==> flow/design.v <==
module mp2 #(
    parameter CLK_FREQ = 12000000,
    parameter INTERVAL = CLK_FREQ / 360
)(
    input logic clk,
    input logic rst,
    output logic RGB_R,
    output logic RGB_G,
    output logic RGB_B
);
    logic [31:0] counter;
    logic [8:0] hue;
    logic [7:0] pwm_r, pwm_g, pwm_b;
    logic [7:0] pwm_counter;
    always_ff @(posedge clk) begin
        if (rst) begin
            counter <= 0;
            hue <= 0;
        end
        else if (counter >= INTERVAL)
        begin
            counter <= 0;
            hue <= (hue >= 359) ? 0 : hue + 1;
        end
        else
        begin
            counter <= counter + 1;
        end
    end
    always_comb begin
        pwm_r = (hue < 60) ? 255 :
                (hue < 120) ? (255 * (120 - hue) / 60) :
                (hue < 180) ? 0 :
                (hue < 240) ? 0 :
                (hue < 300) ? (255 * (hue - 240) / 60) :
                255;
        pwm_g = (hue < 60) ? (255 * (hue - 0) / 60) :
                (hue < 180) ? 255 :
                (hue < 240) ? (255 * (240 - hue) / 60) :
                0;
        pwm_b = (hue < 120) ? 0 :
                (hue < 180) ? (255 * (hue - 120) / 60) :
                (hue < 300) ? 255 :
                (hue < 360) ? (255 * (360 - hue) / 60) :
                0;
    end
    always_ff @(posedge clk) begin
        if (rst) pwm_counter <= 0;
        else pwm_counter <= pwm_counter + 1;
    end
    assign {RGB_R, RGB_G, RGB_B} = {pwm_counter < pwm_r, pwm_counter < pwm_g, pwm_counter < pwm_b};
endmodule
make LEC_CHECK=0 CAP_MARGIN=20 CORE_MARGIN=2 CORE_UTILIZATION=66 CTS_CLUSTER_DIAMETER=197 CTS_CLUSTER_SIZE=89 SETUP_SLACK_MARGIN=0.13 SLEW_MARGIN=20 finish   # period 13.8 ns
run.sh (not shown) runs the stock make flow with config.mk's settings and CLKGATE_MAP_FILE=.
The first run failed in global routing with GRT-0232.
Edit:
Settings changed: CORE_UTILIZATION 66 to 72, CTS_CLUSTER_DIAMETER 197 to 397, CTS_CLUSTER_SIZE 89 to not set, PLACE_DENSITY set to 0.42, SETUP_SLACK_MARGIN 0.13 to not set.
Clock period 13.8 ns to 12.8 ns, I/O delays scaled along.
Effect:
- With this change the flow never finished: it broke off in clock tree synthesis (DPL-0038)
- synthesized cell count is unchanged
- die size drops by 8.1%
- area after synthesis does not change
Edit:
Settings changed: CORE_UTILIZATION 72 to 40, CTS_CLUSTER_DIAMETER 397 to not set, PLACE_DENSITY 0.42 to not set.
Clock period 12.8 ns to 30.0 ns, I/O delays scaled along.
What happened:
- Now the flow completed with no timing, DRC or antenna violations
- die size is higher by 78%
- synthesized cell count is unchanged
- area after synthesis is unchanged

* * *

run A:
// mp2: RTL as listed in full above, without the edits since
==> flow/config.mk <==
export PLATFORM = sky130hd
export DESIGN_NAME = mp2
export DESIGN_NICKNAME = mp2
export VERILOG_FILES = /design/flow/design.v
export SDC_FILE = /design/flow/constraint.sdc
export NUM_CORES = 4
export LEC_CHECK = 0
export ABC_AREA = 0
export CAP_MARGIN = 20
export CORE_ASPECT_RATIO = 1.88
export CORE_MARGIN = 8
export CORE_UTILIZATION = 46
export CTS_CLUSTER_DIAMETER = 385
export CTS_CLUSTER_SIZE = 98
export PLACE_DENSITY = 0.78
export SETUP_SLACK_MARGIN = -0.58
export SLEW_MARGIN = 20
export TNS_END_PERCENT = 5
==> flow/constraint.sdc <==
create_clock -name core_clock -period 30.0 [get_ports {clk}]
set_input_delay 6.0000 -clock core_clock [delete_from_list [all_inputs] [get_ports {clk}]]
set_output_delay 6.0000 -clock core_clock [all_outputs]
set_load 0.01 [all_outputs]
Input-level comparison between run B and run A:
==> flow/config.mk <==
export PLATFORM = sky130hd
export DESIGN_NAME = mp2
export DESIGN_NICKNAME = mp2
export VERILOG_FILES = /design/flow/design.v
export SDC_FILE = /design/flow/constraint.sdc
export NUM_CORES = 4
export LEC_CHECK = 0
export CAP_MARGIN = 20
export CELL_PAD_IN_SITES_GLOBAL_PLACEMENT = 1
export CORE_MARGIN = 2
export CORE_UTILIZATION = 40
export SLEW_MARGIN = 5
[summary]
Total power after layout (run B over run A): increase, 0.013 mW. Compared with run A, run B ends up with a larger final cell area. Compared with run A, run B degrades die size. Via count on run B is down relative to run A. Compared to run A, the routing of run B uses more wire. Run B and run A ended up with nearly the same register share after synthesis. Cmp run B vs run A: cell count higher in run B.
Input changes introduced in run C (baseline for comparison: run B):
--- a/flow/config.mk
+++ b/flow/config.mk
@@ -7,6 +7,8 @@
 export LEC_CHECK = 0
 export CAP_MARGIN = 20
-export CELL_PAD_IN_SITES_GLOBAL_PLACEMENT = 1
 export CORE_MARGIN = 2
-export CORE_UTILIZATION = 40
-export SLEW_MARGIN = 5
+export CORE_UTILIZATION = 57
+export CTS_CLUSTER_DIAMETER = 319
+export CTS_CLUSTER_SIZE = 100
+export SLEW_MARGIN = 20
+export TNS_END_PERCENT = 5
Notes after the runs:
- Comparing run C against run B, there is no change at all in chip area estimate from yosys synthesis.
- Taking run B as 1.0, run C lands at 2.0 on wire length on met3.
- For the total internal power, run C came in 1.8% higher than run B did.
- Run C vs run B, final worst setup slack went up by 0.022 ns.
- First-iteration detailed-routing DRC count grows by more than 10% when moving from run B to run C.
- The lower global-route usage came out of run B.
- Row final cell count without fillers: run C lower / run B higher
- Run B → run C: core outline area fell about 30%; highest fanout seen on the critical path essentially unchanged.
- The power was comparable across run C and run B.
Edits applied to the flow inputs when going from run C to run D:
--- a/flow/config.mk
+++ b/flow/config.mk
@@ -6,9 +6,13 @@
 export NUM_CORES = 4
 export LEC_CHECK = 0
+export ABC_AREA = 0
 export CAP_MARGIN = 20
+export CELL_PAD_IN_SITES_GLOBAL_PLACEMENT = 3
 export CORE_MARGIN = 2
-export CORE_UTILIZATION = 57
+export CORE_UTILIZATION = 35
 export CTS_CLUSTER_DIAMETER = 319
 export CTS_CLUSTER_SIZE = 100
+export PLACE_DENSITY = 0.46
+export SETUP_SLACK_MARGIN = 5.0
 export SLEW_MARGIN = 20
-export TNS_END_PERCENT = 5
+export TNS_END_PERCENT = 10
- Compared to run C, run D has design area 2.2% higher.
- The combined global-route utilization of all metal layers number comes out lower for run D vs run C.
- When the final numbers for run D and run C were put side by side, the number of vias in the routed layout turned out to be greater in run C.
- Shortest clock period the worst path allows after layout in run D is 0.45 ns above run C.

* * *

## job 6639
// mp2: RTL as listed in full above, without the edits since
==> flow/config.mk <==
export PLATFORM = sky130hd
export DESIGN_NAME = mp2
export DESIGN_NICKNAME = mp2
export VERILOG_FILES = /design/flow/design.v
export SDC_FILE = /design/flow/constraint.sdc
export NUM_CORES = 4
export LEC_CHECK = 0
export ABC_AREA = 1
export CAP_MARGIN = 20
export CELL_PAD_IN_SITES_GLOBAL_PLACEMENT = 1
export CORE_MARGIN = 2
export CORE_UTILIZATION = 40
export HOLD_SLACK_MARGIN = 0.14
export PLACE_DENSITY_LB_ADDON = 0.02
export SETUP_SLACK_MARGIN = 0.32
export SLEW_MARGIN = 5
export TNS_END_PERCENT = 95
==> flow/constraint.sdc <==
create_clock -name core_clock -period 30.0 [get_ports {clk}]
set_input_delay 6.0000 -clock core_clock [delete_from_list [all_inputs] [get_ports {clk}]]
set_output_delay 6.0000 -clock core_clock [all_outputs]
set_load 0.01 [all_outputs]
#### Input delta (job 4164 over job 6639)
Settings: PLACE_DENSITY_LB_ADDON no longer set, was 0.02; CELL_PAD_IN_SITES_GLOBAL_PLACEMENT no longer set, was 1; CORE_UTILIZATION now 72, was 40; PLACE_DENSITY now 0.78, previously not set; TNS_END_PERCENT now 5, was 95; CTS_CLUSTER_SIZE now 98, previously not set; CORE_ASPECT_RATIO now 1.88, previously not set; CORE_MARGIN now 8, was 2; SLEW_MARGIN now 20, was 5; SETUP_SLACK_MARGIN now -0.58, was 0.32; CTS_CLUSTER_DIAMETER now 385, previously not set; HOLD_SLACK_MARGIN no longer set, was 0.14.
[summary]
Job 6639 | status: complete | timing, DRC, antenna: pass. Job 4164 finished every stage and its layout cleared the timing, design-rule and antenna checks. Worst hold slack, job 4164 and job 6639: higher on job 4164. Summary of job 4164 over job 6639: die size now smaller; met2 wire length went up. When job 4164 is set beside job 6639, its worst setup slack after placement turns out to be 0.27 ns larger. Comparing job 4164 and job 6639, shortest period the worst path allows is lower on job 6639.

* * *

Setup of v3:
// mp2: RTL as listed in full above, without the edits since
export LEC_CHECK = 0
export CAP_MARGIN = 20
export CORE_MARGIN = 8
export CORE_UTILIZATION = 72
export CTS_CLUSTER_DIAMETER = 385
export CTS_CLUSTER_SIZE = 98
export PLACE_DENSITY_LB_ADDON = 0.3
export SETUP_SLACK_MARGIN = -0.58
export SLEW_MARGIN = 20
export TNS_END_PERCENT = 5
create_clock -name core_clock -period 30.0 [get_ports {clk}]
v3 closes out successfully: all stages finished, all timing, DRC and antenna checks passed.
### v3 -> v32
- swapping 98 for 100 in CTS_CLUSTER_SIZE
- putting ABC_AREA at 0 where nothing was set
- swapping 8 for 2 in CORE_MARGIN
- clearing PLACE_DENSITY_LB_ADDON, which used to be 0.3
- clearing SETUP_SLACK_MARGIN, which used to be -0.58
- putting PLACE_DENSITY at 0.91 where nothing was set
- swapping 385 for 319 in CTS_CLUSTER_DIAMETER
- swapping 5 for 10 in TNS_END_PERCENT
- putting CELL_PAD_IN_SITES_GLOBAL_PLACEMENT at 1 where nothing was set
- swapping 72 for 35 in CORE_UTILIZATION
- For floorplan core area, dividing the value from v32 by the value from v3 gives 2.1.
- On flop share of the area, v32 and v3 are neck and neck.
- For sequential-cell power consumption, v32 and v3 come out practically identical.
- Critical path buffer and inverter count: v32 vs v3 up 1
- Global-route wire length before repair up 2.8% in v32 wrt v3

* * *

== job 6740 ==
Starts from the design.v that is shown in full above.
clock: 12.8 ns
lec_check: 0
abc_area: 1
cap_margin: 20
core_aspect_ratio: 0.5
core_margin: 2
core_utilization: 72
cts_cluster_diameter: 397
cts_cluster_size: 94
place_density: 0.42
setup_slack_margin: -1.27
slew_margin: 20
What ended job 6740 was a tool error in global routing (5_1_grt); the run never finished.
Changes in job 2699 relative to job 6740:
Settings: CTS_CLUSTER_SIZE: 94 -> unset; TNS_END_PERCENT: unset -> 5; CTS_CLUSTER_DIAMETER: 397 -> unset; SETUP_SLACK_MARGIN: -1.27 -> unset; CORE_ASPECT_RATIO: 0.5 -> unset; CORE_UTILIZATION: 72 -> 65; PLACE_DENSITY: 0.42 -> unset; ABC_AREA: 1 -> unset; the clock period (ns, I/O delays scaled along): 12.8 -> 13.8.
### Flow results
STATUS run=job 2699 STAGES=ALL_DONE FINAL_CHECKS=FAILED CAUSE=setup timing. Any difference in maximum level of the CTS H-tree between job 2699 and job 6740 is small enough to ignore. Diff job 6740 -> job 2699: cell count after synthesis fell 15%; chip footprint saw an increase; proportion of synthesized chip area in sequential cells essentially unchanged; share of synthesized area spent on multiplexers shows an increase of 0.86 points.
--- input diff job 2699..job 2746 ---
Settings: CORE_UTILIZATION changed from 65 to 70; CTS_CLUSTER_DIAMETER newly set to 221; TNS_END_PERCENT removed (was 5); the clock period (ns, I/O delays scaled along) changed from 13.8 to 13.7.
--- outcome ---
- Job 2746 is listed as incomplete: the tool reported an error in global routing (5_1_grt) and the run ended there.
- Between job 2746 and job 2699, it is job 2746 whose post-placement cell count is lower, by 62.
- Per the comparison of job 2746 with job 2699, count of library flops with an enable pin was more or less identical, overall die height down 6.1 um, standard cell core area lower, cell count after synthesis neither gained nor lost much, placement row count saw a decrease.
### job 2746 -> job 6791
Settings: CTS_CLUSTER_DIAMETER no longer set, was 221; CORE_UTILIZATION now 40, was 70; the clock period (ns, I/O delays scaled along) now 22.0, was 13.7.
--- outcome ---
- From job 2746 to job 6791, number of flops mapped to enable cells by yosys did not move at all.
- Job 2746 -> job 6791: global placer's final weighted congestion decreased by more than 10%
- Across both runs, buffers inserted during post-CTS setup optimization was lower for job 6791 than for job 2746.
- Compared with job 2746, job 6791 degrades area of the core.
- Going from job 2746 to job 6791, die area shows an increase of about 70%; count of standard-cell rows higher; total half-perimeter wirelength after legalization and detailed placement saw a decrease; x dimension of the die increased by 32% relative to the old numbers; number of placed cells counting well taps dropped 6.8%.
- Job 2746 has higher cell area after placement than job 6791.
- Job 6791: PASS, flow complete, no timing, DRC or antenna violations
Power and IR drop assume default switching activity.
